Setup of nickel:
==> flow/design.v (excerpt) <==
module fbindct_8bit #(
  parameter IN_WIDTH = 8,                                  
  parameter INT_BITS = 6,                                  
  parameter FRAC_BITS = 6,                                 
  parameter INTER_WIDTH = IN_WIDTH + INT_BITS + FRAC_BITS, 
  parameter OUT_WIDTH = 20                                 
)(
  input                                        clk,
  input                                        rst,
  input signed [8*IN_WIDTH-1:0]                x_in,         
  input                                        ready_in,     
  input                                        load,         
  output                                       valid_out,    
  output signed [8*OUT_WIDTH-1:0]              y_out         
);
For scale: roughly 4,200 cells after synthesis, roughly 440 flip-flops, roughly 230 I/O pins, roughly 0.030 mm² of cells after synthesis.
export LEC_CHECK = 0
export ABC_AREA = 1
export CAP_MARGIN = 20
export CORE_ASPECT_RATIO = 0.7
export CORE_MARGIN = 2
export CORE_UTILIZATION = 40
export MIN_ROUTING_LAYER = met2
export SLEW_MARGIN = 10
create_clock -name core_clock -period 7.51 [get_ports {clk}]
run.sh (not shown) runs the stock make flow with config.mk's settings and CLKGATE_MAP_FILE=.
nickel did not stop at any stage, and its layout met the timing, design-rule and antenna checks.
Setup changes, nickel to zinc
- clearing CORE_ASPECT_RATIO, which used to be 0.7
- clearing ABC_AREA, which used to be 1
- clearing MIN_ROUTING_LAYER, which used to be met2
- swapping 10 for 20 in SLEW_MARGIN
- swapping 40 for 28 in CORE_UTILIZATION
- swapping 7.51 for 13.9 in the clock period (ns, I/O delays scaled along)
Results
- nickel has higher area of all placed cells without fillers than zinc.
- The sequential share of layout area in zinc sits 0.79 points above the value recorded for nickel.
- Largest voltage drop on the vdd net sits lower in zinc than in nickel.
- b_reg_1[18] as the critical path capture point was reported by nickel, and d_reg_6[19] by zinc.
- Between zinc and nickel, the hold slack figures differ only marginally.
- Across nickel and zinc, the outcome is the same: a clean finish for every run.
- Clock network fraction of total power was higher in the run labelled zinc.
- In zinc, the reported combinational group power came out about 60% below the value in nickel.
- zinc does better than nickel on setup slack of the critical path after layout.
- Global-route usage, nickel and zinc: higher on nickel
- | cell total after placement | lower: zinc |
- Diff nickel..zinc | register cell area after layout | negligible
[inputs] ember vs zinc
- CORE_UTILIZATION: 28 -> 40
- SETUP_SLACK_MARGIN: unset -> 0.67
- the clock period (ns, I/O delays scaled along): 13.9 -> 6.09
--- outcome ---
ember finished every step from synthesis to the final layout, and the layout passed the timing, design-rule and antenna checks. Adder-cell share of the synthesized area came out exactly the same in ember and zinc. Yosys chip area came out exactly the same in ember and zinc. The slowest cell on the critical path comes out sky130_fd_sc_hd__dfxtp_1 in one run and sky130_fd_sc_hd__fa_1 in the other, namely in zinc and ember respectively. Going from zinc to ember, total power grew by more than 100%.
The inputs of maple differ from those of ember as listed below.
- changing SETUP_SLACK_MARGIN from 0.67 to 0.61
- changing CORE_UTILIZATION from 40 to 65
- setting MAX_ROUTING_LAYER to met4 for the first time
- changing the clock period (ns, I/O delays scaled along) from 6.09 to 4.83
--- outcome ---
Final checks on maple, whose flow otherwise completed, came back failing, citing negative setup slack.
Comparing the two runs side by side, maple comes out behind ember on first-iteration DRC count.
Compared with ember, the router placed more vias in maple.
Higher routed wire length was reported by maple, not ember.
Re worst clock skew: ember was higher than maple.
Internal power component in maple is 3.9 mW higher than in ember
--- input diff maple..cedar ---
- clearing MAX_ROUTING_LAYER, which used to be met4
- swapping 65 for 67 in CORE_UTILIZATION
- clearing SETUP_SLACK_MARGIN, which used to be 0.61
- swapping 4.83 for 5.08 in the clock period (ns, I/O delays scaled along)
## What came out
- Status for maple and cedar: no clean run
- Final checks on maple, whose flow otherwise completed, came back failing, citing negative setup slack.
- From the logs: cedar reached the end of the flow and failed the layout checks with negative setup slack.
- Clock network fraction of design power was higher in cedar than in maple.
- As of cedar, number of resized instances in the post-cts repair step had fallen by more than half compared to maple.
- Status: clock latency on the worst-skew pair parity (maple, cedar)
- Delta(combinational power share, cedar - maple) < 0
- cedar vs. maple: cell area reported after detailed placement now smaller; total power of the final layout now smaller.
- cedar improves on maple in final wirelength.
- Against maple, die area in cedar came out better.
- Compared to maple, cedar has flop share of the area 0.94 points higher.
- Number of fill cells in the layout (lower): maple
No activity file was given, so power comes from the tool's default toggle rates.
